## lane 1
## simon2share
module simon2share(clk, data_ina, data_inb, data_rdy, cipher_out, Done);
Size: roughly 3,400 cells after synthesis, roughly 130 I/O pins.
clock: 2.58 ns
lec_check: 0
cap_margin: 20
core_margin: 2
core_utilization: 54
setup_slack_margin: 0.48
slew_margin: 20
run.sh (not shown) runs the stock make flow with config.mk's settings and CLKGATE_MAP_FILE=.
Ran to the end and failed final checks on setup timing: lane 1.
Modified inputs, lane 2 compared to lane 1
# lane 1
export LEC_CHECK = 0
export CAP_MARGIN = 20
export CORE_MARGIN = 2
export CORE_UTILIZATION = 54
export SETUP_SLACK_MARGIN = 0.48
export SLEW_MARGIN = 20
create_clock -name core_clock -period 2.58 [get_ports {clk}]
# lane 2
export LEC_CHECK = 0
export CAP_MARGIN = 20
export CORE_MARGIN = 2
export CORE_UTILIZATION = 40
export PLACE_DENSITY = 0.6
export SLEW_MARGIN = 20
create_clock -name core_clock -period 4.5 [get_ports {clk}]
Findings:
Lane 2 has final routed wirelength across all metal layers below what lane 1 had. Of lane 2 and lane 1, only lane 2 finishes the flow clean. Die outline area ends up lower on lane 1. Lane 2 against lane 1: sequential share of layout area grew by 2.9 points, maximum VDD drop shrank by 64%, final area shrank by about 7%. Compared with lane 1, lane 2 shows a lower total net switching power.
Modified inputs, lane 3 compared to lane 2
# lane 2
export LEC_CHECK = 0
export CAP_MARGIN = 20
export CORE_MARGIN = 2
export CORE_UTILIZATION = 40
export PLACE_DENSITY = 0.6
export SLEW_MARGIN = 20
create_clock -name core_clock -period 4.5 [get_ports {clk}]
# lane 3
export LEC_CHECK = 0
export ABC_AREA = 1
export CAP_MARGIN = 0
export CORE_MARGIN = 2
export CORE_UTILIZATION = 72
export PLACE_DENSITY = 0.6
export SETUP_SLACK_MARGIN = 0.53
export SLEW_MARGIN = 20
create_clock -name core_clock -period 3.57 [get_ports {clk}]
[summary]
Changes observed in lane 3 relative to lane 2: depth of the most critical reg-to-reg path fell 2, combinational group share of total power shows a reduction of 4.2 points. Non-clock buffer total of the final layout came out higher on lane 3 than on lane 2. Looking at worst slack after detailed placement, lane 3 sits below lane 2. In the tables for lane 3 and lane 2, height of the chip reads lower with lane 3.

---

exp/pepper:
simon2share again, from the RTL that the note above started with.
clock: 5.0 ns
lec_check: 0
cap_margin: 20
cell_pad_in_sites_detail_placement: 0
core_margin: 8
core_utilization: 40
cts_cluster_size: 100
gpl_routability_driven: 0
gpl_timing_driven: 0
max_routing_layer: met4
place_density: 0.6
slew_margin: 5
[inputs] exp/tundra vs exp/pepper
- TNS_END_PERCENT now 65, previously not set
- CORE_UTILIZATION now 72, was 40
- GPL_ROUTABILITY_DRIVEN no longer set, was 0
- PLACE_DENSITY no longer set, was 0.6
- CORE_MARGIN now 2, was 8
- CELL_PAD_IN_SITES_DETAIL_PLACEMENT no longer set, was 0
- SLEW_MARGIN now 20, was 5
- MAX_ROUTING_LAYER no longer set, was met4
- GPL_TIMING_DRIVEN no longer set, was 0
- CTS_CLUSTER_SIZE now 50, was 100
- the clock period (ns, I/O delays scaled along) now 2.53, was 5.0
- On insertion delay at the late pin of the worst-skew pair, exp/tundra and exp/pepper are neck and neck.
- exp/tundra improves on exp/pepper in routed wire length.
- Sequential power, exp/tundra vs exp/pepper: up by more than 100%
- In the reports for exp/tundra and exp/pepper, the larger met3 track demand over resource in global routing belongs to exp/tundra.
- Run comparison: exp/tundra master of the slowest instance on the critical path sky130_fd_sc_hd__dfxtp_4; exp/pepper master of the slowest instance on the critical path sky130_fd_sc_hd__clkdlybuf4s50_1
- Compared with exp/pepper, in exp/tundra headroom to the max-slew limit now larger; core utilization now larger; part of the cycle the worst path needs now larger.
- | register-to-register slack | exp/tundra vs exp/pepper | worse |
- exp/tundra vs. exp/pepper: smallest hold slack went down by 0.40 ns.
- Status for exp/tundra and exp/pepper: clean finish in exp/pepper only
Relative to exp/tundra, the following input files were edited for exp/zinc:
- SETUP_SLACK_MARGIN newly set to 0.39
- TNS_END_PERCENT removed (was 65)
- CTS_CLUSTER_DIAMETER newly set to 29
- the clock period (ns, I/O delays scaled along) changed from 2.53 to 2.58
## What came out
- | exp/zinc | all stages done | FAIL | negative setup slack |
- The largest voltage drop on the vdd net in exp/tundra is 0.53 times that in exp/zinc.
- exp/zinc vs exp/tundra on first-pass GRT wire length: exp/zinc is the higher one.
- Against exp/tundra, exp/zinc reports a combinational power that is higher.
Setup changes, exp/zinc to exp/violet
- changing CTS_CLUSTER_SIZE from 50 to 14
- removing SETUP_SLACK_MARGIN (formerly 0.39)
- changing CTS_CLUSTER_DIAMETER from 29 to 340
- setting PLACE_DENSITY to 0.39 for the first time
- setting ABC_AREA to 1 for the first time
- changing the clock period (ns, I/O delays scaled along) from 2.58 to 2.5
Notes after the runs:
Between exp/zinc and exp/violet, the logic depth of the worst register-to-register path is lower for exp/violet.
Per-instance average area after synthesis for exp/violet is lower than for exp/zinc.
Every stage of exp/violet finished as expected; the final checks, on the other hand, flagged negative setup slack, which means the layout fails.
For exp/zinc, the group with the largest share of power was combinational cells, unlike exp/violet, where it was registers.
Compared to exp/zinc, exp/violet shows a narrower setup margin.

---

## P
simon2share again, from the RTL that the note above started with.
==> flow/config.mk <==
export PLATFORM = sky130hd
export DESIGN_NAME = simon2share
export DESIGN_NICKNAME = simon2share
export VERILOG_FILES = /design/flow/design.v
export SDC_FILE = /design/flow/constraint.sdc
export NUM_CORES = 4
export LEC_CHECK = 0
export CAP_MARGIN = 15
export CELL_PAD_IN_SITES_GLOBAL_PLACEMENT = 0
export CORE_MARGIN = 2
export CORE_UTILIZATION = 72
export CTS_CLUSTER_DIAMETER = 323
export MAX_ROUTING_LAYER = met4
export PLACE_DENSITY = 0.78
export SETUP_SLACK_MARGIN = -0.15
export SLEW_MARGIN = 20
==> flow/constraint.sdc <==
create_clock -name core_clock -period 2.5 [get_ports {clk}]
set_input_delay 0.5000 -clock core_clock [delete_from_list [all_inputs] [get_ports {clk}]]
set_output_delay 0.5000 -clock core_clock [all_outputs]
set_load 0.01 [all_outputs]
Ran to the end and failed final checks on negative setup slack: P.
> inputs changed (P -> Q)
Settings: SETUP_SLACK_MARGIN now 0.33, was -0.15; CORE_UTILIZATION now 28, was 72; PLACE_DENSITY now 0.77, was 0.78; the clock period (ns, I/O delays scaled along) now 3.17, was 2.5.
[summary]
- Q: full flow OK, the timing, DRC and antenna checks passed
- The lower total power came out of Q.
- Clock skew was higher in Q than in P.
- Compared with P, Q shows a final worst-path setup slack that is 310 ps higher.
- Clock network power delta (Q − P): favourable
- The final reports for Q and P show relative max-transition margin lower in the former.
- Sort P and Q by final total negative setup slack asc -> top: P
- Q vs P: worst slack on hold paths up in Q
#### Input delta (R over Q)
Settings: changing CORE_UTILIZATION from 28 to 70; setting ABC_AREA to 1 for the first time; setting CTS_CLUSTER_SIZE to 15 for the first time; changing CTS_CLUSTER_DIAMETER from 323 to 236; changing the clock period (ns, I/O delays scaled along) from 3.17 to 1.82.
Results
- Although it ran to completion, R produced a layout that fails the final checks because of negative setup slack.
- Taking Q over R, the number of signal-net buffers in the layout ratio works out to 0.44.
- Sequential standard cell area: Q vs R, no meaningful difference
- Q vs R, capturing element of the worst setup path: cipher_out[100] vs cipher_out[63]
- When the final numbers for R and Q were put side by side, the peak supply drop turned out to be greater in R.
- Compared with Q, R shows a lower worst setup slack.
- Diff Q..R | flip-flop count | unchanged
- Per the comparison of R with Q, worst hold-check slack went down; yosys-reported design area after synthesis +about 2.3%; area occupied by multi-input gates shows a reduction of about 3%; total power shows an increase of about 55%.

---

Setup of build 7:
Starting RTL as in the previous note.
## simon2share
module simon2share(clk, data_ina, data_inb, data_rdy, cipher_out, Done);
input clk;
input data_ina, data_inb;
input [1:0] data_rdy;
output [127:0] cipher_out;
output reg Done;
reg [7:0] counter;
wire [63:0] keya, keyb;
always@(posedge clk)
begin
	if(data_rdy==0) begin
		counter <= 0;
	end
	else if(data_rdy ==3) begin			
		counter <= counter + 1;
	end
end
always @(posedge clk) begin
	if(data_rdy == 3 && (counter == 135))
		Done <= 1;			
	else
		Done <= 0;
end
p_datapath mydatapath(.clk(clk), .counter(counter), 
							 .data_ina(data_ina), .data_inb(data_inb),
							 .data_rdy(data_rdy), 
							 .key_ina(keya), .key_inb(keyb), 
							 .cipher_out(cipher_out));
p_keysch10 mykeysch_a(.clk(clk), .counter(counter), 
							 .data_in(data_ina), .data_rdy(data_rdy), .key_out(keya));
p_keysch11 mykeysch_b(.clk(clk), .counter(counter), 
							 .data_in(data_inb), .data_rdy(data_rdy), .key_out(keyb));						 
endmodule
export LEC_CHECK = 0
export CAP_MARGIN = 0
export CORE_MARGIN = 2
export CORE_UTILIZATION = 72
export CTS_CLUSTER_DIAMETER = 373
export CTS_CLUSTER_SIZE = 14
export PLACE_DENSITY = 0.6
export SLEW_MARGIN = 20
create_clock -name core_clock -period 2.5 [get_ports {clk}]
The flow for build 7 finished, though final verification flagged negative setup slack.
The following lists how build 11 was set up differently from build 7:
# build 7
export LEC_CHECK = 0
export CAP_MARGIN = 0
export CORE_MARGIN = 2
export CORE_UTILIZATION = 72
export CTS_CLUSTER_DIAMETER = 373
export CTS_CLUSTER_SIZE = 14
export PLACE_DENSITY = 0.6
export SLEW_MARGIN = 20
create_clock -name core_clock -period 2.5 [get_ports {clk}]
# build 11
export LEC_CHECK = 0
export CAP_MARGIN = 20
export CORE_MARGIN = 2
export CORE_UTILIZATION = 61
export PLACE_DENSITY = 0.6
export SETUP_SLACK_MARGIN = 0.51
export SLEW_MARGIN = 20
create_clock -name core_clock -period 3.86 [get_ports {clk}]
==> results <==
Build 11 went all the way through the flow, and no timing, DRC or antenna check failed. Delta (build 11 minus build 7): chip area went up 8300 sq um, count of placed standard cells including taps went down 27, clock network power share went up 5.1 points, count of vias placed by the detailed router went down about 7.5%, placement row count went up 7.7%. Per the comparison of build 11 with build 7, smallest setup slack after layout climbed 0.84 ns; total power -about 35%; non-clock buffer count fell by about 50%; worst setup skew after layout has decreased.
## Diff of input files: build 43 against build 11
# build 11
export LEC_CHECK = 0
export CAP_MARGIN = 20
export CORE_MARGIN = 2
export CORE_UTILIZATION = 61
export PLACE_DENSITY = 0.6
export SETUP_SLACK_MARGIN = 0.51
export SLEW_MARGIN = 20
create_clock -name core_clock -period 3.86 [get_ports {clk}]
# build 43
export LEC_CHECK = 0
export CAP_MARGIN = 20
export CORE_MARGIN = 2
export CORE_UTILIZATION = 40
export PLACE_DENSITY = 0.6
export SLEW_MARGIN = 20
create_clock -name core_clock -period 5.0 [get_ports {clk}]
[summary]
- Build 11 ended up with counter[1] as its launch point of the critical path; build 43 ended up with counter[0].
- Compared with build 11, in build 43 sequential share of cell area shrank by 0.19 points; register-to-register slack grew by 1.16 ns.
- No stage failed in build 43, and the final checks on the layout all came back clean.
- Summary — per-cell routed wire length, build 43 relative to build 11: lower, by 5.1%.
- Critical path depth in build 43 is 1 higher than in build 11
- [build 43] global-route usage fell 10 points relative to build 11
diff inputs: build 43 => build 74
# build 43
export LEC_CHECK = 0
export CAP_MARGIN = 20
export CORE_MARGIN = 2
export CORE_UTILIZATION = 40
export PLACE_DENSITY = 0.6
export SLEW_MARGIN = 20
create_clock -name core_clock -period 5.0 [get_ports {clk}]
# build 74
export LEC_CHECK = 0
export CAP_MARGIN = 20
export CORE_MARGIN = 9
export CORE_UTILIZATION = 72
export GPL_TIMING_DRIVEN = 0
export SLEW_MARGIN = 20
create_clock -name core_clock -period 5.0 [get_ports {clk}]
--- outcome ---
- In the tables for build 43 and build 74, sum of buffers and inverters on the critical path reads lower with build 43.
- Re part of the power in combinational logic: build 74 is 8.1 points up on build 43.
- | stage delay of the slowest cell on the critical path | lower: build 74 |
- [build 74] peak fanout along the critical path fell 47 relative to build 43
- Share of the core filled with cells in the final layout was higher in build 74 than in build 43.
- Area: build 74 vs build 43 -> build 74 larger
- Static leakage power for build 74: 3.2% up relative to build 43
- Compared with build 43, in build 74 register-to-register slack -0.42 ns, setup slack moved down, first-pass GRT wire length shows an increase of 12,000 um, ratio of final minimum period to clock period higher.
Relative to build 74, the following input files were edited for build 89:
# build 74
export LEC_CHECK = 0
export CAP_MARGIN = 20
export CORE_MARGIN = 9
export CORE_UTILIZATION = 72
export GPL_TIMING_DRIVEN = 0
export SLEW_MARGIN = 20
create_clock -name core_clock -period 5.0 [get_ports {clk}]
# build 89
export LEC_CHECK = 0
export CAP_MARGIN = 25
export CELL_PAD_IN_SITES_DETAIL_PLACEMENT = 0
export CORE_ASPECT_RATIO = 1.97
export CORE_MARGIN = 7
export CORE_UTILIZATION = 40
export CTS_CLUSTER_SIZE = 100
export GPL_ROUTABILITY_DRIVEN = 0
export GPL_TIMING_DRIVEN = 0
export HOLD_SLACK_MARGIN = -0.07
export MAX_ROUTING_LAYER = met5
export PLACE_DENSITY = 0.6
export SLEW_MARGIN = 25
create_clock -name core_clock -period 5.0 [get_ports {clk}]
Notes after the runs:
Build 89 completed end to end with timing, DRC and antenna clean.
On combinational group share of total power, the higher figure sits with build 89, not build 74.
On build 89: sequential share of layout area is 0.41 points lower than what build 74 gave.
Row number of clock buffers in the layout: build 89 lower / build 74 higher
Build 89 vs build 74, maximum frequency went up by 3.9%.
Build 89 ended up with more standard cells than build 74.
Of build 74 and build 89, the run reporting the lower sum of internal, switching and leakage power was build 89.
In the flow results for build 74 and build 89, the slew of the pin with the lowest slew margin is larger on build 74.
For build 91, these inputs were changed with respect to build 89:
# build 89
export LEC_CHECK = 0
export CAP_MARGIN = 25
export CELL_PAD_IN_SITES_DETAIL_PLACEMENT = 0
export CORE_ASPECT_RATIO = 1.97
export CORE_MARGIN = 7
export CORE_UTILIZATION = 40
export CTS_CLUSTER_SIZE = 100
export GPL_ROUTABILITY_DRIVEN = 0
export GPL_TIMING_DRIVEN = 0
export HOLD_SLACK_MARGIN = -0.07
export MAX_ROUTING_LAYER = met5
export PLACE_DENSITY = 0.6
export SLEW_MARGIN = 25
create_clock -name core_clock -period 5.0 [get_ports {clk}]
# build 91
export LEC_CHECK = 0
export CAP_MARGIN = 0
export CORE_MARGIN = 2
export CORE_UTILIZATION = 72
export CTS_CLUSTER_SIZE = 14
export PLACE_DENSITY = 0.6
export SLEW_MARGIN = 30
export TNS_END_PERCENT = 65
create_clock -name core_clock -period 2.5 [get_ports {clk}]
==> comparison <==
Summary of build 89 and build 91: one run falls short of a clean finish, namely build 91.
Taking build 89 as 1.0, build 91 lands at 0.892 on detailed-route wire length.
Register-to-register slack, build 89 and build 91, higher one = build 89.
Going from build 89 to build 91, non-clock buffer count shrinks by 78.

---

Starting RTL as in the previous note.
## simon2share
module simon2share(clk, data_ina, data_inb, data_rdy, cipher_out, Done);
==> flow/config.mk <==
export PLATFORM = sky130hd
export DESIGN_NAME = simon2share
export DESIGN_NICKNAME = simon2share
export VERILOG_FILES = /design/flow/design.v
export SDC_FILE = /design/flow/constraint.sdc
export NUM_CORES = 4
export LEC_CHECK = 0
export CAP_MARGIN = 20
export CORE_MARGIN = 2
export CORE_UTILIZATION = 72
export CTS_CLUSTER_SIZE = 32
export MAX_ROUTING_LAYER = met4
export PLACE_DENSITY_LB_ADDON = 0.0
export SETUP_SLACK_MARGIN = 0.51
export SLEW_MARGIN = 20
==> flow/constraint.sdc <==
create_clock -name core_clock -period 3.61 [get_ports {clk}]
set_input_delay 0.7220 -clock core_clock [delete_from_list [all_inputs] [get_ports {clk}]]
set_output_delay 0.7220 -clock core_clock [all_outputs]
set_load 0.01 [all_outputs]
The baseline produced a clean layout.
Then changed:
Settings changed: ABC_AREA from default to 1, CAP_MARGIN 20 to 0, CTS_CLUSTER_SIZE 32 to 95, MAX_ROUTING_LAYER met4 to default, PLACE_DENSITY from default to 0.6, PLACE_DENSITY_LB_ADDON 0.0 to default, SETUP_SLACK_MARGIN 0.51 to -0.12.
Clock period 3.61 ns to 2.19 ns, I/O delays scaled along.
What happened: The new run ran to the end with violations: negative setup slack; design area rose by a few percent; power rose by well over a third; count of clock-buffer cells in the layout fell by 3; register-to-register slack gets worse by 1.0 ns; worst hold slack gets worse by 0.41 ns; global-route usage rose by 5.7 points; sequential share of layout area fell by 2.7 points; setup slack gets worse by 0.97 ns; clock skew barely changes; synthesized area rose by a few percent; wire length rose by about a fifth.
No activity file was given, so power comes from the tool's default toggle rates.
